<file path="flow/design.v">
`timescale 1ns/10ps
module  SOBEL(clk,reset,busy,ready,iaddr,idata,cdata_rd,cdata_wr,caddr_rd,caddr_wr,cwr,crd,csel	);
	input clk,reset;
	input ready;
	input [7:0] idata;
	input [7:0] cdata_rd;
	output reg busy;
	output reg [16:0] iaddr;
	output reg [7:0] cdata_wr;
	output [15:0] caddr_rd;
	output reg [15:0] caddr_wr;
	output reg cwr;
	output crd;
	output reg [1:0] csel;
	assign caddr_rd = 16'd0;
	assign crd = 1'b0;
	localparam IDLE = 2'd0, READ = 2'd1, WRITE = 2'd2, DONE = 2'd3;
	reg [1:0] state;
	reg [3:0] count;
	reg [16:0] count_iaddr;    
	reg [16:0] w_count;        
	reg [71:0] pixel_value;    
	reg [7:0] sobel_x;
	wire [71:0] win = {idata, pixel_value[63:0]};
	wire [7:0] p0 = win[7:0],   p1 = win[15:8],  p2 = win[23:16];
	wire [7:0] p3 = win[31:24], p5 = win[47:40];
	wire [7:0] p6 = win[55:48], p7 = win[63:56], p8 = win[71:64];
	wire signed [11:0] gx = $signed({4'b0, p0}) + $signed({3'b0, p3, 1'b0}) + $signed({4'b0, p6})
	                      - $signed({3'b0, p5, 1'b0}) - $signed({4'b0, p2}) - $signed({4'b0, p8});
	wire signed [11:0] gy_r = $signed({4'b0, pixel_value[7:0]}) + $signed({3'b0, pixel_value[15:8], 1'b0}) + $signed({4'b0, pixel_value[23:16]})
	                        - $signed({3'b0, pixel_value[63:56], 1'b0}) - $signed({4'b0, pixel_value[55:48]}) - $signed({4'b0, pixel_value[71:64]});
	function [7:0] clamp(input signed [11:0] v);
		if (v > 255) clamp = 8'd255;
		else if (v < 0) clamp = 8'd0;
		else clamp = v[7:0];
	endfunction
	wire [8:0] temp_combine = sobel_x + cdata_wr + 9'd1;
	always @(posedge clk)
	begin
		if (reset) begin
			state <= IDLE;
			busy <= 1'b0;
			cwr <= 1'b0;
			csel <= 2'b00;
			count <= 4'd0;
			iaddr <= 17'd0;
			count_iaddr <= 17'd0;
			w_count <= 17'd0;
			caddr_wr <= 16'd0;
			cdata_wr <= 8'd0;
		end
		else begin
			case (state)
			IDLE: begin
				if (ready) begin
					busy <= 1'b1;
					state <= READ;
					count <= 4'd0;
					count_iaddr <= 17'd0;
					iaddr <= 17'd0;
					w_count <= 17'd0;
				end
			end
			READ: begin
				pixel_value[count*8 +: 8] <= idata;
				if (count == 4'd8) begin
					cwr <= 1'b1;
					csel <= 2'b01;
					cdata_wr <= clamp(gx);
					sobel_x <= clamp(gx);
					caddr_wr <= w_count[15:0];
					state <= WRITE;
				end
				else begin
					if (count == 4'd2 || count == 4'd5)
						iaddr <= iaddr + 17'd256;
					else
						iaddr <= iaddr + 17'd1;
					count <= count + 4'd1;
				end
			end
			WRITE: begin
				if (csel == 2'b01) begin
					csel <= 2'b10;
					cdata_wr <= clamp(gy_r);
				end
				else if (csel == 2'b10) begin
					csel <= 2'b11;
					cdata_wr <= temp_combine[8:1];
				end
				else begin
					cwr <= 1'b0;
					csel <= 2'b00;
					count <= 4'd0;
					w_count <= w_count + 17'd1;
					if (w_count == 17'd65535) begin
						busy <= 1'b0;
						state <= DONE;
					end
					else begin
						state <= READ;
						if (count_iaddr % 258 == 255) begin
							count_iaddr <= count_iaddr + 17'd3;
							iaddr <= count_iaddr + 17'd3;
						end
						else begin
							count_iaddr <= count_iaddr + 17'd1;
							iaddr <= count_iaddr + 17'd1;
						end
					end
				end
			end
			default: ;
			endcase
		end
	end
endmodule
</file>
<file path="flow/run.sh">
#!/bin/bash
# the make line also repeats each setting of config.mk as NAME=value (left out here)
make -C /OpenROAD-flow-scripts/flow DESIGN_CONFIG=/design/flow/config.mk WORK_HOME=/design/flow/orfs CLKGATE_MAP_FILE= finish
</file>
<file path="flow/config.mk">
export PLATFORM = sky130hd
export DESIGN_NAME = SOBEL
export DESIGN_NICKNAME = SOBEL
export VERILOG_FILES = /design/flow/design.v
export SDC_FILE = /design/flow/constraint.sdc
export NUM_CORES = 4
export LEC_CHECK = 0
export ABC_AREA = 1
export CAP_MARGIN = 20
export CORE_MARGIN = 2
export CORE_UTILIZATION = 72
export CTS_CLUSTER_DIAMETER = 236
export PLACE_DENSITY = 0.81
export SLEW_MARGIN = 20
</file>
<file path="flow/constraint.sdc">
create_clock -name core_clock -period 9.52 [get_ports {clk}]
set_input_delay 1.9040 -clock core_clock [delete_from_list [all_inputs] [get_ports {clk}]]
set_output_delay 1.9040 -clock core_clock [all_outputs]
set_load 0.01 [all_outputs]
</file>
==> flow_summary.ini, run 1 <==
; yosys + openroad results
[status]
run_status = finished clean

[worst_setup_path]
critPathKind = register to register
rr_startpoint = count_iaddr[13]$_SDFFE_PP0P_
max_stage_delay_ns = 0.43
arrival_ns = 9.37
cp_slowest_cell = fa_2
rr_worst_depth = 65
r2r_end = iaddr[16]$_SDFFE_PP0P_
startpoint = count_iaddr[13]$_SDFFE_PP0P_
path_depth = 65
cp_max_fo = 10
crit_required_ns = 9.90
cp-end-kind = register
critPathTopFamily = simple AND/OR/NAND/NOR gates
cp-endpoint = iaddr[16]$_SDFFE_PP0P_
worst-path-buf-inv = 7
cp-start-kind = register
crit_path_frequent_cell = nand2_2
reg2reg_slack_ns = 0.53

[grt]
grt_pass1_wl_um = 51700
first_global_vias = 11100
overflow = 0
antenna_found_initial = 0
grt_max_degree = 65
track_usage = 0.345

[sta]
min_period_over_period = 0.944
tightest_slew_ns = 1.06
fin_ws_ns = 0.531
max_freq_mhz = 111
min_period_ns = 8.99
finalSetupViolCount = 0
relSlewSlack = 0.290
finalHoldViolCount = 0
finClkSkew_ns = 0.00786
hold_ws_ns = 0.466
drv_slew = 0

[route]
finalWirelength_um = 32400
via_per_inst = 5.90
n_antenna_cell = 0
drt-wirelength-per-cell_um = 15.8
drtIter0Drc = 1021
drc = 0
dr_total_vias = 12100
antenna_left = 0
drt_pre_antenna_iters = 6

[synth]
flop_cell = dfxtp_1
async_flop_share = 0
ys_cells = 1753
synth_top_area_share = 0.167
area_leaders = edfxtp_1, dfxtp_1, fa_1, nand2_1, inv_1
synthCells = 1753
top_logic_kind = simple AND/OR/NAND/NOR gates
ys_seq_frac = 0.301
syn_avg_cell_area_um2 = 7.37
ys_sh_simple = 0.273
yosysTopAreaCell = edfxtp_1
synth.most_common_cell = nand2_1
ys_sh_mux = 0
synth-adder-area-share = 0.143
yosys_area_um2 = 12900
ys_warn_count = 1
ys.flops = 158
synth.distinct_cells = 52
ys_sh_xor = 0.0270
edf_count = 72
syn_area_um2 = 12900
ys_sh_aoi = 0.150
common_cells = nand2_1, inv_1, nand3_1

[worst_hold_path]
hold_path_class = register to register
holdPathStages = 2
hold_start = cwr$_SDFFE_PP0P_
min_to = cwr$_SDFFE_PP0P_

[cells_and_area]
syn2layout_area_growth_pct = 12.1
nets = 1936
final_cells = 2046
post-route-util = 0.831

[clocking]
cts_tree = done
clock_latency_ns = 0.44
root_buffer = clkbuf_16
cts_inserted_buffers = 17
htree_levels = 4
cts_buffer_depth = 2
holdBufCountCts = 0
cts.clk_slew.worst_paths_ns = 0.07
cts.sinks = 158

[placement]
place_inst = 1996
place_hpwl_um = 23000
dpl_worst_slack_ns = 0.433
portBuffers = 55
gp_congestion = 0.913

[die]
die-area_um2 = 19000
die_w_um = 138
fp_util = 0.742
std_cell_rows = 48
io_pins = 81
die_y_um = 138
core-area_um2 = 17400

[run]
drv_cap = 0
log.warning_count = 41
## through the flow
stage               instance area (um2)  TNS (ns)
detailed placement                13600         0
finish                            14500         0
global placement                  13600         0
CTS                               14200         0
floorplan                         13000         0
global route                      14500    -0.339
## cell type report
| cell class | instances | area [um2] |
|---|---|---|
| multi-input cells | 1271 | 7900 |
| flip-flops and latches | 158 | 3900 |
| fillers | 1142 | 2940 |
| inverters | 280 | 1060 |
| repair buffers | 80 | 743 |
| clock buffers | 18 | 439 |
| well taps | 225 | 282 |
| clock inverters | 14 | 149 |
## layer usage
| metal | GRT usage | routed length (um) | vias up |
|---|---|---|---|
| li1 | - | - | 5863 |
| met1 | 0.428 | 13000 | 5639 |
| met2 | 0.609 | 16500 | 494 |
| met3 | 0.0545 | 2160 | 78 |
| met4 | 0.124 | 783 | 0 |
| met5 | 0 | 0 | - |
## repair_timing
item	4_1_cts	5_1_grt
resized	0	52
setup endpoints to repair	0	19
buffers inserted	0	18
==> run 2: changes to the inputs <==
CAP_MARGIN = 0   (was 20)
CORE_ASPECT_RATIO = 1.02   (was unset)
CTS_CLUSTER_DIAMETER = 222   (was 236)
CTS_CLUSTER_SIZE = 100   (was unset)
GPL_ROUTABILITY_DRIVEN = 1   (was unset)
PLACE_DENSITY = 0.65   (was 0.81)
SETUP_SLACK_MARGIN = -0.05   (was unset)
SLEW_MARGIN = 40   (was 20)
clock period = 8.58 ns   (was 9.52 ns; I/O delays follow)
==> run 2 against run 1 <==
The layout now fails its checks (negative setup slack). First-iteration DRC count up 65%. Flip-flop count stayed put. Worst setup slack worse by 1.6 ns. Routed wire length grew 35%. Global-route usage is 2.8 points higher. Non-clock buffer count grew 117. Fmax is 6.6% lower.
==> flow_summary.ini, run 2 <==
; yosys + openroad results
[status]
run_status = failed layout checks
failed_checks = negative setup slack

[worst_setup_path]
cp-endpoint = iaddr[16]$_SDFFE_PP0P_
cp_slowest_cell = fa_2
max_stage_delay_ns = 0.44
crit_path_frequent_cell = nand2_1
rr_startpoint = count_iaddr[9]$_SDFFE_PP0P_
cp-end-kind = register
crit_required_ns = 8.96
cp_max_fo = 8
rr_worst_depth = 67
worst-path-buf-inv = 9
cp-start-kind = register
r2r_end = iaddr[16]$_SDFFE_PP0P_
critPathTopFamily = simple AND/OR/NAND/NOR gates
reg2reg_slack_ns = -1.04
arrival_ns = 10.00
path_depth = 67
critPathKind = register to register
startpoint = count_iaddr[9]$_SDFFE_PP0P_

[die]
std_cell_rows = 49
fp_util = 0.734
io_pins = 81
die_w_um = 137
die_y_um = 139
core-area_um2 = 17600
die-area_um2 = 19000

[synth]
area_leaders = edfxtp_1, dfxtp_1, fa_1, nand2_1, inv_1
ys_sh_aoi = 0.150
edf_count = 72
synth.distinct_cells = 52
common_cells = nand2_1, inv_1, nand3_1
ys.flops = 158
synth-adder-area-share = 0.143
synth_top_area_share = 0.167
top_logic_kind = simple AND/OR/NAND/NOR gates
yosysTopAreaCell = edfxtp_1
async_flop_share = 0
syn_area_um2 = 12900
synthCells = 1753
ys_sh_xor = 0.0270
ys_sh_mux = 0
flop_cell = dfxtp_1
ys_sh_simple = 0.273
ys_warn_count = 1
syn_avg_cell_area_um2 = 7.37
ys_cells = 1753
yosys_area_um2 = 12900
synth.most_common_cell = nand2_1
ys_seq_frac = 0.301

[sta]
finalHoldViolCount = 0
min_period_ns = 9.62
min_period_over_period = 1.12
finalSetupViolCount = 22
finClkSkew_ns = 0.00891
relSlewSlack = 0.433
tightest_slew_ns = 0.851
fin_ws_ns = -1.04
rsz0062_at_grt = yes
drv_slew = 0
max_freq_mhz = 104
hold_ws_ns = 0.485

[placement]
gp_congestion = 0.926
dpl_worst_slack_ns = -0.123
portBuffers = 55
placed_area_um2 = 14300
place_hpwl_um = 24500

[grt]
first_global_vias = 12300
grt_pass1_wl_um = 57300
overflow = 0
antenna_found_initial = 1
track_usage = 0.373
grt_max_degree = 65

[route]
drt_pre_antenna_iters = 13
dr_total_vias = 14000
drc = 0
finalWirelength_um = 43700
antenna_left = 0
drt-wirelength-per-cell_um = 20.1
via_per_inst = 6.44
drtIter0Drc = 1684

[worst_hold_path]
min_to = cwr$_SDFFE_PP0P_
hold_path_class = register to register
holdPathStages = 2
hold_start = cwr$_SDFFE_PP0P_

[cells_and_area]
syn2layout_area_growth_pct = 23.8
seq_area_um2 = 3910
logic_area_um2 = 8490
n_fill_cell = 813
nets = 2055
design_area_um2 = 16000

[clocking]
htree_levels = 4
clock_latency_ns = 0.43
root_buffer = clkbuf_16
cts.sinks = 158
cts_tree = done
cts_inserted_buffers = 17
cts_buffer_depth = 2
cts.clk_slew.worst_paths_ns = 0.07

[run]
drv_cap = 0
log.warning_count = 42
==> run 2: cell type report <==
class                      count  area share
multi-input combinational   1273       0.531
inverter                     280      0.0663
clock buffer                  19      0.0277
timing repair buffer         197       0.104
tap                          229      0.0179
clock inverter                13     0.00931
antenna                        1    0.000156
sequential                   158       0.244
==> run 2: through the flow <==
step           instances   util  setup TNS [ns]
2_1_floorplan       1769      -               0
3_3_place_gp        2095  0.812               0
3_5_place_dp        2096  0.813          -0.145
4_1_cts             2129  0.847         -0.0461
5_1_grt             2170  0.909          -39.98
6_report            2170  0.909          -13.21
==> run 2: layer usage <==
metal	track usage	routed length, um	part of all wire
met4	0.190	3550	0.081
met3	0.0663	4910	0.11
met2	0.646	20600	0.47
met1	0.441	14500	0.33
met5	0	76	0.0017
==> run 2: what timing repair did <==
| action | in CTS | in global routing |
|---|---|---|
| cloned | 0 | 2 |
| resized | 1 | 193 |
| buffers inserted | 1 | 39 |
| endpoints found under the setup margin | 2 | 22 |
| hold buffers | 0 | 0 |
| pin swaps | 1 | 85 |
==> run 3: changes to the inputs <==
CAP_MARGIN = 20   (was 0)
CORE_ASPECT_RATIO = 0.5   (was 1.02)
CORE_UTILIZATION = 62   (was 72)
CTS_CLUSTER_DIAMETER = 352   (was 222)
GPL_ROUTABILITY_DRIVEN = unset   (was 1)
PLACE_DENSITY = unset   (was 0.65)
SETUP_SLACK_MARGIN = unset   (was -0.05)
SLEW_MARGIN = 20   (was 40)
clock period = 4.47 ns   (was 8.58 ns; I/O delays follow)
==> run 3 against run 2 <==
The layout still fails its checks (negative setup slack). Die size rose by 16%. Via count fell by 0.24%. Global-route usage fell by 2.4 points. Sequential share of layout area fell by 2.1 points. Critical endpoint unchanged. Count of clock-buffer cells in the layout fell by 2. Synthesized cell count did not move. First-iteration DRC count fell by 21%.
==> flow_summary.ini, run 3 <==
; yosys + openroad results
[worst_setup_path]
cp-endpoint = iaddr[16]$_SDFFE_PP0P_
r2r_end = iaddr[16]$_SDFFE_PP0P_
rr_worst_depth = 66
reg2reg_slack_ns = -3.82
path_depth = 66
max_stage_delay_ns = 0.37
crit_path_frequent_cell = nand2_1
worst-path-buf-inv = 9
critPathKind = register to register
cp_slowest_cell = dfxtp_2
cp_max_fo = 8
cp-start-kind = register
arrival_ns = 8.67
startpoint = count_iaddr[9]$_SDFFE_PP0P_
rr_startpoint = count_iaddr[9]$_SDFFE_PP0P_
crit_required_ns = 4.86
cp-end-kind = register
critPathTopFamily = simple AND/OR/NAND/NOR gates

[sta]
setup_tns_ns = -106.64
finClkSkew_ns = 0.0133
hold_ws_ns = 0.480
drv_slew = 0
relSlewSlack = 0.342
min_period_over_period = 1.85
finalSetupViolCount = 32
min_period_ns = 8.29
rsz0062_at_grt = yes
tightest_slew_ns = 0.985
max_freq_mhz = 121
finalHoldViolCount = 0
fin_ws_ns = -3.82

[clocking]
cts_tree = done
holdBufCountCts = 0
cts.sinks = 158
root_buffer = clkbuf_16
htree_levels = 4
cts.clk_slew.worst_paths_ns = 0.07
cts_buffer_depth = 2
cts_inserted_buffers = 17
clock_latency_ns = 0.44

[synth]
edf_count = 72
synthCells = 1753
syn_area_um2 = 12900
synth-adder-area-share = 0.143
flop_cell = dfxtp_1
synth.distinct_cells = 52
yosys_area_um2 = 12900
top_logic_kind = simple AND/OR/NAND/NOR gates
syn_avg_cell_area_um2 = 7.37
ys_sh_aoi = 0.150
yosysTopAreaCell = edfxtp_1
area_leaders = edfxtp_1, dfxtp_1, fa_1, nand2_1, inv_1
ys_seq_frac = 0.301
ys_warn_count = 1
ys_sh_simple = 0.273
synth_top_area_share = 0.167
common_cells = nand2_1, inv_1, nand3_1
synth.most_common_cell = nand2_1
ys_cells = 1753
ys.flops = 158
async_flop_share = 0
ys_sh_xor = 0.0270
ys_sh_mux = 0

[cells_and_area]
design_area_um2 = 17400
nets = 2181
syn2layout_area_growth_pct = 34.8
post-route-util = 0.849
final_cells = 2339

[status]
run_status = failed layout checks
failed_checks = negative setup slack

[run]
log.warning_count = 44
drv_cap = 0

[die]
core-area_um2 = 20500
die_y_um = 106
io_pins = 81
std_cell_rows = 37
fp_util = 0.630
die_w_um = 208
die-area_um2 = 22100

[worst_hold_path]
hold_start = w_count[0]$_SDFFE_PP0P_
holdPathStages = 1
min_to = w_count[0]$_SDFFE_PP0P_
hold_path_class = register to register

[route]
drt_pre_antenna_iters = 5
antenna_left = 0
drt-wirelength-per-cell_um = 17.8
drc = 0
via_per_inst = 5.96
dr_total_vias = 14000
drtIter0Drc = 1329
n_antenna_cell = 0
finalWirelength_um = 41600

[placement]
place_hpwl_um = 27000
gp_congestion = 0.938
dpl_worst_slack_ns = -3.54
portBuffers = 55
place_inst = 2246
placed_area_um2 = 15300

[grt]
grt_max_degree = 51
first_global_vias = 13300
grt_pass1_wl_um = 62500
antenna_found_initial = 0
track_usage = 0.349
overflow = 0
[run 3: area by class of cell]
class                           count  area (um2)
Tap cell                          273         342
Inverter                          280        1080
Sequential cell                   158        3890
Clock inverter                     15         163
Fill cell                        1192        3090
Clock buffer                       17         425
Timing Repair Buffer              324        2650
Multi-Input combinational cell   1272        8870
[run 3: routing by layer]
| layer | part of all wire | GRT usage | up-vias |
|---|---|---|---|
| met5 | 0 | 0 | - |
| met4 | 0.055 | 0.155 | 0 |
| met3 | 0.080 | 0.0532 | 245 |
| met2 | 0.49 | 0.627 | 834 |
| met1 | 0.37 | 0.420 | 6531 |
| li1 | - | - | 6342 |
[run 3: repair_timing]
item	CTS	global route
resized	111	160
setup buffers	37	26
pin swaps	55	53
cloned	1	0
setup endpoints to repair	48	48
==> run 4: changes to the inputs <==
ABC_AREA = unset   (was 1)
CAP_MARGIN = 40   (was 20)
CELL_PAD_IN_SITES_DETAIL_PLACEMENT = 1   (was unset)
CORE_ASPECT_RATIO = 0.53   (was 0.5)
CORE_UTILIZATION = 43   (was 62)
CTS_CLUSTER_DIAMETER = 59   (was 352)
CTS_CLUSTER_SIZE = 16   (was 100)
GPL_ROUTABILITY_DRIVEN = 0   (was unset)
MIN_ROUTING_LAYER = met1   (was unset)
PLACE_DENSITY_LB_ADDON = 0.14   (was unset)
TNS_END_PERCENT = 5   (was unset)
clock period = 5.23 ns   (was 4.47 ns; I/O delays follow)
==> run 4 against run 3 <==
The layout still fails its checks (negative setup slack). Flip-flop count did not move. Global-route usage fell by 3.8 points. Via count fell by 9.6%. Critical endpoint is now count_iaddr[12]$_SDFFE_PP0P_. Fmax fell by 11%. Synthesized area fell by 4.6%.
==> flow_summary.ini, run 4 <==
; yosys + openroad results
[die]
core-area_um2 = 28400
die-area_um2 = 30100
std_cell_rows = 45
fp_util = 0.434
io_pins = 81
die_w_um = 237
die_y_um = 127

[worst_setup_path]
cp_max_fo = 5
rr_worst_depth = 36
cp-end-kind = register
critPathKind = register to register
critPathTopFamily = AND-OR/OR-AND gates
max_stage_delay_ns = 0.55
arrival_ns = 9.69
cp-endpoint = count_iaddr[12]$_SDFFE_PP0P_
r2r_end = count_iaddr[12]$_SDFFE_PP0P_
crit_required_ns = 5.61
path_depth = 36
worst-path-buf-inv = 5
cp-start-kind = register
rr_startpoint = count_iaddr[13]$_SDFFE_PP0P_
startpoint = count_iaddr[13]$_SDFFE_PP0P_
reg2reg_slack_ns = -4.08
cp_slowest_cell = or4_4

[grt]
track_usage = 0.310
first_global_vias = 12700
antenna_found_initial = 0
grt_max_degree = 65
grt_pass1_wl_um = 72700
overflow = 0

[clocking]
cts.sinks = 158
cts_buffer_depth = 2
cts_inserted_buffers = 17
root_buffer = clkbuf_16
cts.clk_slew.worst_paths_ns = 0.07
htree_levels = 4
cts_tree = done
clock_latency_ns = 0.44

[run]
drv_cap = 0
log.warning_count = 42

[sta]
tightest_slew_ns = 0.881
hold_ws_ns = 0.462
finalHoldViolCount = 0
finalSetupViolCount = 43
fin_ws_ns = -4.08
rsz0062_at_grt = yes
relSlewSlack = 0.407
min_period_over_period = 1.78
finClkSkew_ns = 0.0136
max_freq_mhz = 107
min_period_ns = 9.31
drv_slew = 0

[status]
run_status = failed layout checks
failed_checks = negative setup slack

[synth]
synth_top_area_share = 0.175
synth-adder-area-share = 0.152
ys_sh_aoi = 0.216
flop_cell = dfxtp_1
syn_area_um2 = 12300
async_flop_share = 0
synth.distinct_cells = 101
ys.flops = 158
synthCells = 1416
area_leaders = edfxtp_1, dfxtp_1, fa_1, nor2_1, ha_1
yosysTopAreaCell = edfxtp_1
ys_seq_frac = 0.315
common_cells = nor2_1, nand2_1, inv_1
ys_warn_count = 1
top_logic_kind = AND-OR/OR-AND gates
yosys_area_um2 = 12300
ys_sh_xor = 0.0427
edf_count = 72
ys_sh_mux = 0.0125
ys_cells = 1416
synth.most_common_cell = nor2_1
syn_avg_cell_area_um2 = 8.70
ys_sh_simple = 0.197

[worst_hold_path]
hold_start = caddr_wr[9]$_SDFFE_PP0P_
hold_path_class = register to register
holdPathStages = 2
min_to = caddr_wr[9]$_SDFFE_PP0P_

[route]
n_antenna_cell = 0
via_per_inst = 6.00
dr_total_vias = 12600
drc = 0
drt-wirelength-per-cell_um = 23.0
drtIter0Drc = 1166
antenna_left = 0
finalWirelength_um = 48400
drt_pre_antenna_iters = 7

[cells_and_area]
post-route-util = 0.580
nets = 1842
syn2layout_area_growth_pct = 33.7
n_fill_cell = 3334

[placement]
portBuffers = 55
place_hpwl_um = 34700
## run 4: layer usage
layer | GRT usage | wire (um) | vias to the layer above
li1 | - | - | 5625
met1 | 0.480 | 23500 | 6390
met2 | 0.444 | 20300 | 535
met3 | 0.0620 | 3860 | 63
met4 | 0.0622 | 762 | 0
met5 | 0 | 0 | -
## run 4: area by class of cell
| cell class | instances | area, um2 | share of cell area |
|---|---|---|---|
| Clock buffer | 22 | 477 | 0.0289 |
| Clock inverter | 8 | 55.1 | 0.00334 |
| Inverter | 112 | 420 | 0.0255 |
| Multi-Input combinational cell | 1084 | 8380 | 0.509 |
| Sequential cell | 158 | 3890 | 0.236 |
| Tap cell | 376 | 470 | 0.0286 |
| Timing Repair Buffer | 341 | 2780 | 0.169 |
## run 4: repair_timing
item | in CTS | in global routing
setup buffers | 25 | 16
setup endpoints to repair | 48 | 48
pin swaps | 35 | 52
hold buffers | 0 | 0
gates resized | 55 | 65
## run 4: per-stage QoR
step                      setup WS (ns)  cell area, um2  setup TNS [ns]  std cells
after floorplan                   -3.10           12500          -91.49       1432
after global placement            -3.48           15000         -116.88       2024
after detailed placement          -3.82           15000         -128.75       2028
after CTS                         -3.43           16000         -112.65       2083
after global routing              -4.23           16500         -134.40       2101
final                             -4.08           16500         -127.20       2101
==> run 5: changes to the inputs <==
CAP_MARGIN = 20   (was 40)
CELL_PAD_IN_SITES_DETAIL_PLACEMENT = unset   (was 1)
CORE_ASPECT_RATIO = unset   (was 0.53)
CORE_UTILIZATION = 40   (was 43)
CTS_CLUSTER_DIAMETER = unset   (was 59)
CTS_CLUSTER_SIZE = unset   (was 16)
GPL_ROUTABILITY_DRIVEN = unset   (was 0)
MIN_ROUTING_LAYER = unset   (was met1)
PLACE_DENSITY_LB_ADDON = unset   (was 0.14)
SETUP_SLACK_MARGIN = 0.37   (was unset)
TNS_END_PERCENT = unset   (was 5)
clock period = 9.3 ns   (was 5.23 ns; I/O delays follow)
==> run 5 against run 4 <==
The run now finishes clean. Sequential share of layout area grew 2.5 points. Via count shrank 15%. Largest cell class unchanged.
==> flow_summary.ini, run 5 <==
; yosys + openroad results
[die]
die_y_um = 180
fp_util = 0.405
std_cell_rows = 64
die-area_um2 = 32200
io_pins = 81
core-area_um2 = 30400
die_w_um = 180

[worst_hold_path]
hold_start = caddr_wr[12]$_SDFFE_PP0P_
holdPathStages = 2
min_to = caddr_wr[12]$_SDFFE_PP0P_
hold_path_class = register to register

[clocking]
cts_buffer_depth = 2
cts.clk_slew.worst_paths_ns = 0.07
cts_inserted_buffers = 17
htree_levels = 4
root_buffer = clkbuf_16
clock_latency_ns = 0.44
cts_tree = done
cts.sinks = 158
holdBufCountCts = 0

[synth]
ys_cells = 1416
ys_sh_aoi = 0.216
top_logic_kind = AND-OR/OR-AND gates
ys_warn_count = 1
yosys_area_um2 = 12300
ys_sh_simple = 0.197
synth-adder-area-share = 0.152
synth.most_common_cell = nor2_1
flop_cell = dfxtp_1
edf_count = 72
async_flop_share = 0
ys.flops = 158
area_leaders = edfxtp_1, dfxtp_1, fa_1, nor2_1, ha_1
synth.distinct_cells = 101
synth_top_area_share = 0.175
syn_area_um2 = 12300
syn_avg_cell_area_um2 = 8.70
ys_seq_frac = 0.315
yosysTopAreaCell = edfxtp_1
synthCells = 1416
common_cells = nor2_1, nand2_1, inv_1
ys_sh_mux = 0.0125
ys_sh_xor = 0.0427

[route]
drt_pre_antenna_iters = 4
drtIter0Drc = 663
finalWirelength_um = 32700
antenna_left = 0
dr_total_vias = 10800
n_antenna_cell = 0
drc = 0
via_per_inst = 5.54
drt-wirelength-per-cell_um = 16.8

[sta]
relSlewSlack = 0.314
min_period_over_period = 0.934
rsz0062_at_grt = yes
finalSetupViolCount = 0
setup_tns_ns = 0
tightest_slew_ns = 1.03
min_period_ns = 8.69
drv_slew = 0
finClkSkew_ns = 0.00962
max_freq_mhz = 115
finalHoldViolCount = 0

[grt]
overflow = 0
grt_pass1_wl_um = 53700
first_global_vias = 10300
antenna_found_initial = 0
track_usage = 0.202
grt_max_degree = 75

[worst_setup_path]
startpoint = count_iaddr[13]$_SDFFE_PP0P_
rr_worst_depth = 38
cp_slowest_cell = or4_4
reg2reg_slack_ns = 0.61
critPathKind = register to register
r2r_end = iaddr[10]$_SDFFE_PP0P_
arrival_ns = 8.99
cp-end-kind = register
critPathTopFamily = AND-OR/OR-AND gates
worst-path-buf-inv = 6
cp-start-kind = register
cp-endpoint = iaddr[10]$_SDFFE_PP0P_
crit_required_ns = 9.60
crit_path_frequent_cell = buf_4
rr_startpoint = count_iaddr[13]$_SDFFE_PP0P_
max_stage_delay_ns = 0.56
path_depth = 38
cp_max_fo = 5

[placement]
place_hpwl_um = 24300
gp_congestion = 0.907
portBuffers = 55

[status]
run_status = finished clean

[run]
log.warning_count = 40
drv_cap = 0

[cells_and_area]
nets = 1666
syn2layout_area_growth_pct = 21.3
==> run 5: timing repair <==
item | CTS | global route
cloned | 0 | 0
resized | 22 | 76
hold endpoints to repair | 0 | 0
pin swaps | 5 | 23
setup buffers | 2 | 10
endpoints found under the setup margin | 27 | 31
==> run 5: stage by stage <==
| step | util | setup WS [ns] | area, um2 | hold WS (ns) | std cells |
|---|---|---|---|---|---|
| 2_1_floorplan | - | 0.607 | 12400 | 0.446 | 1432 |
| 3_3_place_gp | 0.453 | 0.144 | 13800 | 0.446 | 1903 |
| 3_5_place_dp | 0.453 | 0.0663 | 13800 | 0.451 | 1903 |
| 4_1_cts | 0.476 | 0.373 | 14500 | 0.461 | 1937 |
| 5_1_grt | 0.491 | 0.198 | 14900 | 0.476 | 1947 |
| 6_report | 0.491 | 0.609 | 14900 | 0.462 | 1947 |
==> run 5: layout make-up <==
type,instances,area (um2)
Clock inverter,12,106
Fill cell,2923,15500
Timing Repair Buffer,165,1380
Sequential cell,158,3890
Inverter,112,420
Tap cell,396,495
Multi-Input combinational cell,1084,8180
Clock buffer,20,469
==> run 5: per-layer routing <==
metal,track usage,share of wire,vias up,wire [um]
met1,0.292,0.49,5259,16100
met5,0,0,-,0
met3,0.0359,0.042,38,1370
li1,-,-,5277,-
met2,0.308,0.45,210,14600
met4,0.0598,0.020,0,656
==> run 6: changes to the inputs <==
ABC_AREA = 1   (was unset)
CORE_UTILIZATION = 65   (was 40)
PLACE_DENSITY = 0.4   (was unset)
SETUP_SLACK_MARGIN = unset   (was 0.37)
clock period = 6.35 ns   (was 9.3 ns; I/O delays follow)
==> run 6 against run 5 <==
The layout now fails its checks (negative setup slack). Synthesized area is 4.9% higher. Synthesized cell count is 24% higher. First-iteration DRC count is 48% higher. Utilization is 37 points higher. Clock skew is 0.0011 ns lower. Fmax is 3.1% higher. Critical path type unchanged.
==> flow_summary.ini, run 6 <==
; yosys + openroad results
[clocking]
cts_buffer_depth = 2
cts_inserted_buffers = 17
clock_latency_ns = 0.43
cts.clk_slew.worst_paths_ns = 0.07
root_buffer = clkbuf_16
cts_tree = done
holdBufCountCts = 0
cts.sinks = 158
htree_levels = 4

[route]
drt_pre_antenna_iters = 6
drtIter0Drc = 981
top_layer = met4
dr_total_vias = 13300
drc = 0
n_antenna_cell = 0
wl_met3_um = 2660
finalWirelength_um = 38900
wl_met1_um = 14600
antenna_left = 0
via_per_inst = 5.82
drt-wirelength-per-cell_um = 17.0
wl_met2_um = 19900

[worst_setup_path]
critPathTopFamily = simple AND/OR/NAND/NOR gates
cp-endpoint = count_iaddr[15]$_SDFFE_PP0P_
cp-start-kind = register
rr_startpoint = count_iaddr[15]$_SDFFE_PP0P_
r2r_end = count_iaddr[15]$_SDFFE_PP0P_
arrival_ns = 8.79
critPathKind = register to register
startpoint = count_iaddr[15]$_SDFFE_PP0P_
max_stage_delay_ns = 0.33
cp_slowest_cell = dfxtp_1
cp-end-kind = register
worst-path-buf-inv = 14
path_depth = 72
cp_max_fo = 8
reg2reg_slack_ns = -2.08
crit_required_ns = 6.71
rr_worst_depth = 72
crit_path_frequent_cell = nand2_1

[sta]
rsz0062_at_grt = yes
fin_ws_ns = -2.08
relSlewSlack = 0.332
finClkSkew_ns = 0.00851
min_period_over_period = 1.33
hold_ws_ns = 0.463
finalHoldViolCount = 0
max_freq_mhz = 119
setup_tns_ns = -54.39
min_period_ns = 8.43
drv_slew = 0
finalSetupViolCount = 32
tightest_slew_ns = 0.994

[cells_and_area]
design_area_um2 = 16700
n_fill_cell = 1183
post-route-util = 0.857
syn2layout_area_growth_pct = 29.1
seq_area_um2 = 3890
final_cells = 2284
nets = 2134
logic_area_um2 = 8550

[worst_hold_path]
hold_path_class = register to register
hold_start = cwr$_SDFFE_PP0P_
min_to = cwr$_SDFFE_PP0P_
holdPathStages = 2

[grt]
grt_pass1_wl_um = 60600
first_global_vias = 13100
grt_max_degree = 51
track_usage = 0.348
antenna_found_initial = 0
overflow = 0

[synth]
syn_avg_cell_area_um2 = 7.37
top_logic_kind = simple AND/OR/NAND/NOR gates
ys_sh_simple = 0.273
ys_sh_aoi = 0.150
edf_count = 72
ys_cells = 1753
synth-adder-area-share = 0.143
ys.flops = 158
yosysTopAreaCell = edfxtp_1
ys_sh_mux = 0
flop_cell = dfxtp_1
synth.most_common_cell = nand2_1
ys_warn_count = 1
area_leaders = edfxtp_1, dfxtp_1, fa_1, nand2_1, inv_1
ys_sh_xor = 0.0270
async_flop_share = 0
synthCells = 1753
synth_top_area_share = 0.167
yosys_area_um2 = 12900
syn_area_um2 = 12900
synth.distinct_cells = 52
common_cells = nand2_1, inv_1, nand3_1
ys_seq_frac = 0.301

[die]
std_cell_rows = 51
fp_util = 0.664
die_w_um = 145
die-area_um2 = 21000
io_pins = 81
die_y_um = 145
core-area_um2 = 19500

[placement]
portBuffers = 55
place_inst = 2192
place_hpwl_um = 25000
dpl_worst_slack_ns = -1.59
gp_congestion = 0.889
placed_area_um2 = 15000

[run]
drv_cap = 0
log.warning_count = 44

[status]
failed_checks = negative setup slack
run_status = failed layout checks
[run 6: layer usage]
metal  vias to the layer above  global-route usage
met3                       155              0.0531
met4                         0               0.161
met2                       631               0.636
met1                      6249               0.399
li1                       6263                   -
met5                         -                   0
[run 6: area by class of cell]
cell class,instances,share of cell area
sequential,158,0.233
clock inverter,14,0.00952
timing repair buffer,276,0.134
multi-input combinational,1273,0.512
inverter,280,0.0642
tap,265,0.0199
clock buffer,18,0.0270
[run 6: timing repair]
| action | in CTS | in global routing |
|---|---|---|
| setup buffers | 40 | 19 |
| cloned | 2 | 0 |
| endpoints found under the setup margin | 32 | 32 |
| gates resized | 97 | 62 |
| pin swaps | 39 | 35 |
==> run 7: changes to the inputs <==
CORE_UTILIZATION = 72   (was 65)
CTS_CLUSTER_DIAMETER = 400   (was unset)
CTS_CLUSTER_SIZE = 95   (was unset)
PLACE_DENSITY = 0.42   (was 0.4)
SETUP_SLACK_MARGIN = -0.15   (was unset)
clock period = 8.57 ns   (was 6.35 ns; I/O delays follow)
==> run 7 against run 6 <==
Still fails the layout checks on negative setup slack. Clock skew is 0.0019 ns higher. Via count increased by 4.3%. Die size is 9.5% lower. Register-to-register slack improved by 1.4 ns. Worst setup slack better by 1.4 ns. Critical endpoint is now iaddr[16]$_SDFFE_PP0P_.
==> flow_summary.ini, run 7 <==
; yosys + openroad results
[worst_setup_path]
path_depth = 63
crit_required_ns = 8.95
rr_startpoint = count_iaddr[9]$_SDFFE_PP0P_
cp_max_fo = 6
critPathKind = register to register
cp-endpoint = iaddr[16]$_SDFFE_PP0P_
reg2reg_slack_ns = -0.64
cp_slowest_cell = fa_2
critPathTopFamily = simple AND/OR/NAND/NOR gates
arrival_ns = 9.59
max_stage_delay_ns = 0.44
worst-path-buf-inv = 10
startpoint = count_iaddr[9]$_SDFFE_PP0P_
cp-start-kind = register
r2r_end = iaddr[16]$_SDFFE_PP0P_
crit_path_frequent_cell = nand2_1
cp-end-kind = register
rr_worst_depth = 63

[clocking]
cts.clk_slew.worst_paths_ns = 0.08
clock_latency_ns = 0.44
cts_buffer_depth = 2
htree_levels = 4
cts_inserted_buffers = 17
root_buffer = clkbuf_16
cts.sinks = 158
cts_tree = done

[grt]
grt_pass1_wl_um = 57300
grt_max_degree = 65
grt_most_used_layer = met2
antenna_found_initial = 0
first_global_vias = 12200
overflow = 0
use_met1 = 0.463
track_usage = 0.385
met3_usage = 0.0691
use_met2 = 0.660

[synth]
ys.flops = 158
synth.most_common_cell = nand2_1
ys_sh_aoi = 0.150
ys_cells = 1753
synthCells = 1753
top_logic_kind = simple AND/OR/NAND/NOR gates
flop_cell = dfxtp_1
area_leaders = edfxtp_1, dfxtp_1, fa_1, nand2_1, inv_1
edf_count = 72
synth.distinct_cells = 52
yosysTopAreaCell = edfxtp_1
ys_warn_count = 1
ys_seq_frac = 0.301
async_flop_share = 0
synth-adder-area-share = 0.143
ys_sh_simple = 0.273
syn_area_um2 = 12900
syn_avg_cell_area_um2 = 7.37
ys_sh_xor = 0.0270
ys_sh_mux = 0
synth_top_area_share = 0.167
yosys_area_um2 = 12900
common_cells = nand2_1, inv_1, nand3_1

[route]
n_antenna_cell = 0
drc = 0
antenna_left = 0
finalWirelength_um = 42800
drtIter0Drc = 1584
drt-wirelength-per-cell_um = 19.8
dr_total_vias = 13900
drt_pre_antenna_iters = 9
via_per_inst = 6.42

[die]
core-area_um2 = 17400
die_y_um = 138
std_cell_rows = 48
die_w_um = 138
fp_util = 0.742
die-area_um2 = 19000
io_pins = 81

[sta]
hold_ws_ns = 0.466
finalSetupViolCount = 13
fin_ws_ns = -0.638
drv_slew = 0
min_period_ns = 9.21
rsz0062_at_grt = yes
relSlewSlack = 0.259
setup_tns_ns = -3.87
finalHoldViolCount = 0
min_period_over_period = 1.07
finClkSkew_ns = 0.0104
tightest_slew_ns = 1.10
max_freq_mhz = 109

[status]
run_status = failed layout checks
failed_checks = negative setup slack

[run]
drv_cap = 0
log.warning_count = 42

[placement]
portBuffers = 55
place_hpwl_um = 24800
gp_congestion = 0.920

[cells_and_area]
syn2layout_area_growth_pct = 22.8
nets = 2053
post-route-util = 0.911
logic_area_um2 = 8440
seq_area_um2 = 3910
n_fill_cell = 750

[worst_hold_path]
holdPathStages = 2
hold_start = cwr$_SDFFE_PP0P_
hold_path_class = register to register
min_to = cwr$_SDFFE_PP0P_
## run 7: final cells by class
type | instances | share of cell area
well taps | 225 | 0.0177
clock inverters | 15 | 0.00930
multi-input cells | 1274 | 0.532
clock buffers | 17 | 0.0268
inverters | 280 | 0.0671
flip-flops and latches | 158 | 0.246
repair buffers | 194 | 0.101
## run 7: what timing repair did
| action | 4_1_cts | 5_1_grt |
|---|---|---|
| endpoints found under the setup margin | 0 | 22 |
| hold endpoints to repair | 0 | 0 |
| hold buffers | 0 | 0 |
| gates resized | 0 | 179 |
| setup buffers | 0 | 31 |
## run 7: layer usage
| layer | routed length, um | up-vias |
|---|---|---|
| li1 | - | 6096 |
| met1 | 14300 | 6335 |
| met2 | 20700 | 1118 |
| met3 | 4790 | 327 |
| met4 | 2950 | 0 |
| met5 | 0 | - |
## run 7: through the flow
| stage | setup slack (ns) | cell area (um2) | std cells |
|---|---|---|---|
| after floorplan | 1.04 | 13000 | 1769 |
| after global placement | 0.179 | 14300 | 2097 |
| after detailed placement | -0.0732 | 14300 | 2097 |
| after CTS | -0.125 | 14900 | 2129 |
| after global routing | -1.31 | 15900 | 2163 |
| final | -0.638 | 15900 | 2163 |
==> run 8: changes to the inputs <==
ABC_AREA = unset   (was 1)
CORE_UTILIZATION = 56   (was 72)
CTS_CLUSTER_DIAMETER = unset   (was 400)
CTS_CLUSTER_SIZE = unset   (was 95)
PLACE_DENSITY = unset   (was 0.42)
SETUP_SLACK_MARGIN = 1.51   (was -0.15)
TNS_END_PERCENT = 5   (was unset)
clock period = 5.18 ns   (was 8.57 ns; I/O delays follow)
==> run 8 against run 7 <==
Still fails the layout checks on negative setup slack. Synthesized cell count fell by 19%. Register-to-register slack got worse by 2.8 ns. Worst setup slack got worse by 2.8 ns. Worst hold slack got worse by 0.011 ns.
==> flow_summary.ini, run 8 <==
; yosys + openroad results
[run]
log.warning_count = 44
drv_cap = 0

[synth]
common_cells = nor2_1, nand2_1, inv_1
syn_avg_cell_area_um2 = 8.70
ys_cells = 1416
flop_cell = dfxtp_1
syn_area_um2 = 12300
top_logic_kind = AND-OR/OR-AND gates
synthCells = 1416
async_flop_share = 0
synth.distinct_cells = 101
synth_top_area_share = 0.175
ys_sh_aoi = 0.216
yosys_area_um2 = 12300
ys_sh_simple = 0.197
synth-adder-area-share = 0.152
ys_seq_frac = 0.315
ys_sh_xor = 0.0427
area_leaders = edfxtp_1, dfxtp_1, fa_1, nor2_1, ha_1
yosysTopAreaCell = edfxtp_1
ys_warn_count = 1
synth.most_common_cell = nor2_1
edf_count = 72
ys_sh_mux = 0.0125
ys.flops = 158

[worst_setup_path]
critPathKind = register to register
worst-path-buf-inv = 3
r2r_end = iaddr[14]$_SDFFE_PP0P_
critPathTopFamily = simple AND/OR/NAND/NOR gates
path_depth = 35
cp_slowest_cell = or4_4
cp_max_fo = 5
crit_required_ns = 5.54
startpoint = count_iaddr[14]$_SDFFE_PP0P_
reg2reg_slack_ns = -3.42
cp-start-kind = register
cp-endpoint = iaddr[14]$_SDFFE_PP0P_
cp-end-kind = register
rr_worst_depth = 35
max_stage_delay_ns = 0.53
arrival_ns = 8.96
rr_startpoint = count_iaddr[14]$_SDFFE_PP0P_

[placement]
place_hpwl_um = 26400
dpl_worst_slack_ns = -3.54
place_inst = 1917
gp_congestion = 0.935
portBuffers = 55

[route]
drtIter0Drc = 939
drc = 0
finalWirelength_um = 36100
drt_pre_antenna_iters = 5
drt-wirelength-per-cell_um = 18.3
antenna_left = 0
dr_total_vias = 11600
via_per_inst = 5.87

[clocking]
cts_inserted_buffers = 17
clock_latency_ns = 0.45
cts_buffer_depth = 2
cts.clk_slew.worst_paths_ns = 0.07
cts.sinks = 158
htree_levels = 4
root_buffer = clkbuf_16
cts_tree = done

[die]
std_cell_rows = 54
fp_util = 0.568
die_y_um = 152
io_pins = 81
core-area_um2 = 21700
die_w_um = 152
die-area_um2 = 23200

[grt]
met3_usage = 0.0646
grt_most_used_layer = met2
use_met1 = 0.422
use_met2 = 0.482
first_global_vias = 11200
grt_max_degree = 65
grt_pass1_wl_um = 57300
antenna_found_initial = 4
overflow = 0
track_usage = 0.305

[sta]
min_period_over_period = 1.66
min_period_ns = 8.60
drv_slew = 0
relSlewSlack = 0.333
hold_ws_ns = 0.455
tightest_slew_ns = 0.996
fin_ws_ns = -3.42
rsz0062_at_grt = yes
max_freq_mhz = 116
finalHoldViolCount = 0
finalSetupViolCount = 32
finClkSkew_ns = 0.0176

[cells_and_area]
final_cells = 1971
nets = 1804
syn2layout_area_growth_pct = 29.6

[worst_hold_path]
hold_path_class = register to register
holdPathStages = 2
hold_start = caddr_wr[13]$_SDFFE_PP0P_
min_to = caddr_wr[13]$_SDFFE_PP0P_

[status]
run_status = failed layout checks
failed_checks = negative setup slack
-- run 8: metal layers --
| layer | share of wire | up-vias |
|---|---|---|
| li1 | - | 5548 |
| met3 | 0.062 | 71 |
| met5 | 0.00036 | - |
| met2 | 0.46 | 380 |
| met4 | 0.020 | 2 |
| met1 | 0.45 | 5571 |
-- run 8: area by class of cell --
cell class                 count  area (um2)
fill                        1641        5720
tap                          280         350
inverter                     112         420
timing repair buffer         303        2410
multi-input combinational   1084        8290
sequential                   158        3890
clock inverter                15         179
clock buffer                  17         425
antenna                        2        5.00
-- run 8: per-stage QoR --
step | area (um2) | TNS [ns] | util
floorplan | 12600 | -92.42 | -
global placement | 14800 | -113.35 | 0.681
detailed placement | 14800 | -119.90 | 0.681
CTS | 15700 | -101.93 | 0.723
global route | 16000 | -117.88 | 0.736
finish | 16000 | -104.40 | 0.736
-- run 8: timing repair --
item,4_1_cts,5_1_grt
pin swaps,60,54
endpoints found under the setup margin,48,48
hold buffers,0,0
gates resized,50,47
buffers inserted,11,9
gates cloned,0,0
==> run 9: changes to the inputs <==
ABC_AREA = 1   (was unset)
CORE_UTILIZATION = 68   (was 56)
SETUP_SLACK_MARGIN = unset   (was 1.51)
TNS_END_PERCENT = unset   (was 5)
clock period = 7.39 ns   (was 5.18 ns; I/O delays follow)
==> run 9 against run 8 <==
The layout still fails its checks (negative setup slack). Final cell count grew 15%. Highest routed layer is now met4. Non-clock buffer count shrank 7. Sequential share of layout area shrank 1.2 points. Clock skew shrank 0.011 ns. Worst hold slack gained 0.0098 ns. Worst setup slack gained 1.9 ns. Via count grew 23%. Synthesized cell count grew 24%. Critical path depth grew 28. Critical endpoint is now iaddr[16]$_SDFFE_PP0P_. Synthesized area grew 4.9%.
==> flow_summary.ini, run 9 <==
; yosys + openroad results
[status]
run_status = failed layout checks
failed_checks = negative setup slack

[synth]
ys_sh_mux = 0
synth_top_area_share = 0.167
common_cells = nand2_1, inv_1, nand3_1
top_logic_kind = simple AND/OR/NAND/NOR gates
yosys_area_um2 = 12900
ys_seq_frac = 0.301
ys.flops = 158
area_leaders = edfxtp_1, dfxtp_1, fa_1, nand2_1, inv_1
synth.distinct_cells = 52
yosysTopAreaCell = edfxtp_1
edf_count = 72
ys_sh_aoi = 0.150
ys_cells = 1753
flop_cell = dfxtp_1
synth.most_common_cell = nand2_1
ys_sh_xor = 0.0270
synth-adder-area-share = 0.143
syn_area_um2 = 12900
synthCells = 1753
async_flop_share = 0
ys_warn_count = 1
ys_sh_simple = 0.273
syn_avg_cell_area_um2 = 7.37

[grt]
overflow = 0
grt_max_degree = 65
first_global_vias = 13200
antenna_found_initial = 1
track_usage = 0.374
grt_pass1_wl_um = 61000

[worst_setup_path]
reg2reg_slack_ns = -1.56
worst-path-buf-inv = 10
max_stage_delay_ns = 0.37
rr_worst_depth = 63
cp_max_fo = 8
cp-start-kind = register
cp_slowest_cell = dfxtp_4
arrival_ns = 9.34
path_depth = 63
startpoint = count_iaddr[13]$_SDFFE_PP0P_
cp-endpoint = iaddr[16]$_SDFFE_PP0P_
r2r_end = iaddr[16]$_SDFFE_PP0P_
crit_path_frequent_cell = nand2_1
crit_required_ns = 7.77
critPathKind = register to register
rr_startpoint = count_iaddr[13]$_SDFFE_PP0P_
critPathTopFamily = simple AND/OR/NAND/NOR gates
cp-end-kind = register

[placement]
place_inst = 2168
placed_area_um2 = 14900
place_hpwl_um = 24800
dpl_worst_slack_ns = -0.874
portBuffers = 55
gp_congestion = 0.872

[route]
drc = 0
drt_pre_antenna_iters = 7
dr_total_vias = 14200
antenna_left = 0
n_antenna_cell = 0
drtIter0Drc = 1524
finalWirelength_um = 42800
via_per_inst = 6.25
drt-wirelength-per-cell_um = 18.8

[clocking]
root_buffer = clkbuf_16
clock_latency_ns = 0.44
cts_buffer_depth = 2
htree_levels = 4
cts_tree = done
holdBufCountCts = 0
cts_inserted_buffers = 17
cts.clk_slew.worst_paths_ns = 0.07
cts.sinks = 158

[sta]
setup_tns_ns = -31.71
min_period_over_period = 1.21
finalHoldViolCount = 0
finalSetupViolCount = 31
tightest_slew_ns = 1.02
min_period_ns = 8.95
max_freq_mhz = 112
drv_slew = 0
rsz0062_at_grt = yes
finClkSkew_ns = 0.00659
fin_ws_ns = -1.56
relSlewSlack = 0.312

[die]
fp_util = 0.693
die-area_um2 = 20100
die_y_um = 142
io_pins = 81
core-area_um2 = 18600
die_w_um = 142
std_cell_rows = 50

[worst_hold_path]
holdPathStages = 2
hold_path_class = register to register
min_to = cwr$_SDFFE_PP0P_
hold_start = cwr$_SDFFE_PP0P_

[run]
log.warning_count = 44
drv_cap = 0

[cells_and_area]
final_cells = 2272
syn2layout_area_growth_pct = 30.3
design_area_um2 = 16800
nets = 2153
run 9: per-stage QoR:
| stage | hold slack [ns] | util |
|---|---|---|
| global route | 0.507 | 0.903 |
| global placement | 0.452 | 0.797 |
| detailed placement | 0.462 | 0.797 |
| CTS | 0.471 | 0.870 |
| finish | 0.465 | 0.903 |
| floorplan | 0.431 | - |
run 9: repair_timing:
item / in CTS / in global routing
pin swaps: 62 / 52
resized: 115 / 100
setup endpoints to repair: 25 / 32
buffers inserted: 47 / 28
gates cloned: 1 / 0
run 9: cell type report:
cell class | count | area (um2)
clock inverters | 13 | 143
flip-flops and latches | 158 | 3890
repair buffers | 296 | 2410
fillers | 885 | 1810
well taps | 234 | 293
inverters | 280 | 1060
clock buffers | 19 | 453
multi-input cells | 1272 | 8580
run 9: metal layers:
| layer | vias to the layer above | part of all wire | track usage |
|---|---|---|---|
| met5 | - | 0 | 0 |
| met1 | 6545 | 0.34 | 0.428 |
| li1 | 6302 | - | - |
| met4 | 0 | 0.075 | 0.197 |
| met3 | 314 | 0.091 | 0.0591 |
| met2 | 1032 | 0.49 | 0.675 |
==> run 10: changes to the inputs <==
CELL_PAD_IN_SITES_DETAIL_PLACEMENT = 1   (was unset)
CELL_PAD_IN_SITES_GLOBAL_PLACEMENT = 3   (was unset)
CORE_UTILIZATION = 40   (was 68)
CTS_CLUSTER_DIAMETER = 55   (was unset)
GPL_TIMING_DRIVEN = 0   (was unset)
SLEW_MARGIN = 5   (was 20)
clock period = 9.6 ns   (was 7.39 ns; I/O delays follow)
==> run 10 against run 9 <==
The run now finishes clean. Flip-flop count unchanged. Count of clock-buffer cells in the layout up 2. Worst setup slack better by 2.2 ns. Final cell count grew 1.4%. Register-to-register slack better by 2.2 ns. Routed wire length fell by 2.2%. Non-clock buffer count decreased by 138. Synthesized area unchanged. Fmax barely moved. Via count fell by 14%. Critical endpoint unchanged. Largest cell class unchanged.
==> flow_summary.ini, run 10 <==
; yosys + openroad results
[sta]
relSlewSlack = 0.367
drv_slew = 0
min_period_over_period = 0.933
setup_tns_ns = 0
min_period_ns = 8.96
tightest_slew_ns = 0.946
finClkSkew_ns = 0.0129
finalHoldViolCount = 0
finalSetupViolCount = 0
max_freq_mhz = 112
hold_ws_ns = 0.470

[die]
std_cell_rows = 65
core-area_um2 = 31700
die-area_um2 = 33700
io_pins = 81
die_w_um = 184
die_y_um = 184
fp_util = 0.407

[cells_and_area]
n_fill_cell = 4007
syn2layout_area_growth_pct = 18.8
final_cells = 2304
design_area_um2 = 15300
nets = 2017

[synth]
yosysTopAreaCell = edfxtp_1
flop_cell = dfxtp_1
top_logic_kind = simple AND/OR/NAND/NOR gates
synth.distinct_cells = 52
edf_count = 72
area_leaders = edfxtp_1, dfxtp_1, fa_1, nand2_1, inv_1
yosys_area_um2 = 12900
ys_sh_aoi = 0.150
async_flop_share = 0
ys_warn_count = 1
ys_sh_mux = 0
ys_seq_frac = 0.301
synthCells = 1753
synth_top_area_share = 0.167
syn_avg_cell_area_um2 = 7.37
synth.most_common_cell = nand2_1
synth-adder-area-share = 0.143
ys_cells = 1753
common_cells = nand2_1, inv_1, nand3_1
ys.flops = 158
ys_sh_simple = 0.273
ys_sh_xor = 0.0270
syn_area_um2 = 12900

[worst_setup_path]
critPathTopFamily = simple AND/OR/NAND/NOR gates
cp_slowest_cell = fa_2
rr_worst_depth = 67
critPathKind = register to register
worst-path-buf-inv = 12
path_depth = 67
cp_max_fo = 10
max_stage_delay_ns = 0.42
cp-endpoint = iaddr[16]$_SDFFE_PP0P_
r2r_end = iaddr[16]$_SDFFE_PP0P_
rr_startpoint = count_iaddr[16]$_SDFFE_PP0P_
crit_required_ns = 9.99
startpoint = count_iaddr[16]$_SDFFE_PP0P_
arrival_ns = 9.35
crit_path_frequent_cell = nand2_2
reg2reg_slack_ns = 0.64
cp-start-kind = register
cp-end-kind = register

[grt]
grt_max_degree = 31
first_global_vias = 12500
overflow = 0
grt_pass1_wl_um = 66700
antenna_found_initial = 0
track_usage = 0.252

[route]
drtIter0Drc = 491
finalWirelength_um = 41800
antenna_left = 0
drt_pre_antenna_iters = 5
n_antenna_cell = 0
drc = 0
drt-wirelength-per-cell_um = 18.2
dr_total_vias = 12200
via_per_inst = 5.28

[clocking]
clock_latency_ns = 0.45
cts.clk_slew.worst_paths_ns = 0.07
cts_inserted_buffers = 17
cts_buffer_depth = 2
htree_levels = 4
cts_tree = done
holdBufCountCts = 0
cts.sinks = 158
root_buffer = clkbuf_16

[placement]
placed_area_um2 = 14100
place_hpwl_um = 32300
gp_congestion = 0.815
portBuffers = 54
place_inst = 2228

[worst_hold_path]
hold_path_class = register to register
holdPathStages = 2
hold_start = cwr$_SDFFE_PP0P_
min_to = cwr$_SDFFE_PP0P_

[status]
run_status = finished clean

[run]
drv_cap = 0
log.warning_count = 42
## run 10: routing by layer
metal  wire, um  track usage  part of all wire
met3        771       0.0248             0.018
met1      18600        0.315              0.44
met2      21400        0.456              0.51
met4       1090       0.0835             0.026
met5          0            0                 0
## run 10: final cells by class
| type | count | area (um2) | share of cell area |
|---|---|---|---|
| multi-input cells | 1274 | 8110 | 0.528 |
| flip-flops and latches | 158 | 3880 | 0.253 |
| inverters | 280 | 1060 | 0.0692 |
| repair buffers | 98 | 908 | 0.0592 |
| well taps | 402 | 503 | 0.0328 |
| clock buffers | 21 | 482 | 0.0314 |
| plain buffers | 60 | 323 | 0.0210 |
| clock inverters | 11 | 77.6 | 0.00505 |
## run 10: per-stage QoR
step	utilization	worst slack (ns)
6_report	0.484	0.641
5_1_grt	0.484	-0.102
4_1_cts	0.462	0.133
3_5_place_dp	0.444	0.169
3_3_place_gp	0.442	0.335
2_1_floorplan	-	2.07
## run 10: repair_timing
| item | 4_1_cts | 5_1_grt |
|---|---|---|
| gates resized | 0 | 88 |
| endpoints found under the hold margin | 0 | 0 |
| setup endpoints to repair | 0 | 22 |
| setup buffers | 0 | 41 |
==> run 11: changes to the inputs <==
CELL_PAD_IN_SITES_DETAIL_PLACEMENT = unset   (was 1)
CELL_PAD_IN_SITES_GLOBAL_PLACEMENT = unset   (was 3)
CORE_UTILIZATION = 65   (was 40)
CTS_CLUSTER_DIAMETER = unset   (was 55)
GPL_TIMING_DRIVEN = unset   (was 0)
SETUP_SLACK_MARGIN = 1.43   (was unset)
SLEW_MARGIN = 20   (was 5)
clock period = 5.17 ns   (was 9.6 ns; I/O delays follow)
==> run 11 against run 10 <==
The layout now fails its checks (negative setup slack). Synthesized area unchanged. Flip-flop count unchanged. Critical path type unchanged.
==> flow_summary.ini, run 11 <==
; yosys + openroad results
[status]
run_status = failed layout checks
failed_checks = negative setup slack

[clocking]
cts.clk_slew.worst_paths_ns = 0.07
htree_levels = 4
cts_inserted_buffers = 17
cts_buffer_depth = 2
root_buffer = clkbuf_16
cts.sinks = 158
cts_tree = done
clock_latency_ns = 0.46

[route]
finalWirelength_um = 49400
drt-wirelength-per-cell_um = 21.1
antenna_left = 0
drtIter0Drc = 1971
dr_total_vias = 15100
drc = 0
via_per_inst = 6.43
drt_pre_antenna_iters = 13
n_antenna_cell = 0

[grt]
track_usage = 0.391
use_met1 = 0.454
overflow = 0
first_global_vias = 14000
use_met2 = 0.696
grt_pass1_wl_um = 67300
antenna_found_initial = 1
met3_usage = 0.0553
grt_max_degree = 32
grt_most_used_layer = met2

[synth]
yosysTopAreaCell = edfxtp_1
synth-adder-area-share = 0.143
ys_sh_simple = 0.273
synth_top_area_share = 0.167
flop_cell = dfxtp_1
top_logic_kind = simple AND/OR/NAND/NOR gates
yosys_area_um2 = 12900
syn_avg_cell_area_um2 = 7.37
area_leaders = edfxtp_1, dfxtp_1, fa_1, nand2_1, inv_1
async_flop_share = 0
ys_seq_frac = 0.301
synth.most_common_cell = nand2_1
ys_cells = 1753
edf_count = 72
common_cells = nand2_1, inv_1, nand3_1
ys_sh_xor = 0.0270
ys_warn_count = 1
syn_area_um2 = 12900
synth.distinct_cells = 52
ys_sh_mux = 0
ys_sh_aoi = 0.150
synthCells = 1753
ys.flops = 158

[die]
fp_util = 0.664
die_y_um = 145
io_pins = 81
die_w_um = 145
std_cell_rows = 51
die-area_um2 = 21000
core-area_um2 = 19500

[sta]
fin_ws_ns = -3.85
min_period_ns = 9.02
relSlewSlack = 0.343
tightest_slew_ns = 0.985
max_freq_mhz = 111
finalSetupViolCount = 32
drv_slew = 0
finClkSkew_ns = 0.0107
finalHoldViolCount = 0
setup_tns_ns = -106.93
min_period_over_period = 1.75
rsz0062_at_grt = yes

[worst_setup_path]
arrival_ns = 9.43
cp_slowest_cell = dfxtp_2
cp-start-kind = register
crit_path_frequent_cell = nand2_1
worst-path-buf-inv = 6
cp-endpoint = iaddr[16]$_SDFFE_PP0P_
cp-end-kind = register
rr_startpoint = count_iaddr[9]$_SDFFE_PP0P_
startpoint = count_iaddr[9]$_SDFFE_PP0P_
crit_required_ns = 5.57
critPathTopFamily = simple AND/OR/NAND/NOR gates
path_depth = 65
r2r_end = iaddr[16]$_SDFFE_PP0P_
cp_max_fo = 8
reg2reg_slack_ns = -3.85
max_stage_delay_ns = 0.42
rr_worst_depth = 65
critPathKind = register to register

[run]
log.warning_count = 44
drv_cap = 0

[cells_and_area]
nets = 2192
seq_area_um2 = 3890
design_area_um2 = 17700
logic_area_um2 = 9100
syn2layout_area_growth_pct = 37.3
n_fill_cell = 814

[placement]
dpl_worst_slack_ns = -2.96
placed_area_um2 = 15300
gp_congestion = 0.913
place_hpwl_um = 26600
portBuffers = 55

[worst_hold_path]
holdPathStages = 2
hold_start = busy$_SDFFE_PP0P_
min_to = busy$_SDFFE_PP0P_
hold_path_class = register to register
-- run 11: metrics by stage --
stage          utilization  std cells  hold slack, ns
6_report             0.911       2342           0.479
5_1_grt              0.911       2342           0.501
4_1_cts              0.871       2319           0.478
3_5_place_dp         0.784       2224           0.466
3_3_place_gp         0.784       2224           0.451
2_1_floorplan            -       1769           0.431
-- run 11: layout make-up --
| cell class | count | area share |
|---|---|---|
| clock buffers | 20 | 0.0264 |
| clock inverters | 12 | 0.00621 |
| inverters | 280 | 0.0619 |
| repair buffers | 334 | 0.154 |
| multi-input cells | 1273 | 0.513 |
| well taps | 265 | 0.0187 |
| flip-flops and latches | 158 | 0.220 |
-- run 11: repair_timing --
| action | in CTS | in global routing |
|---|---|---|
| buffers inserted | 61 | 23 |
| endpoints found under the setup margin | 49 | 88 |
| pin swaps | 89 | 114 |
| resized | 169 | 159 |
| hold buffers | 0 | 0 |
| cloned | 2 | 0 |
| hold endpoints to repair | 0 | 0 |
-- run 11: layer usage --
metal	wire length (um)	vias up
li1	-	6365
met4	4280	2
met2	23400	1274
met1	16600	6968
met5	19	-
met3	5160	447
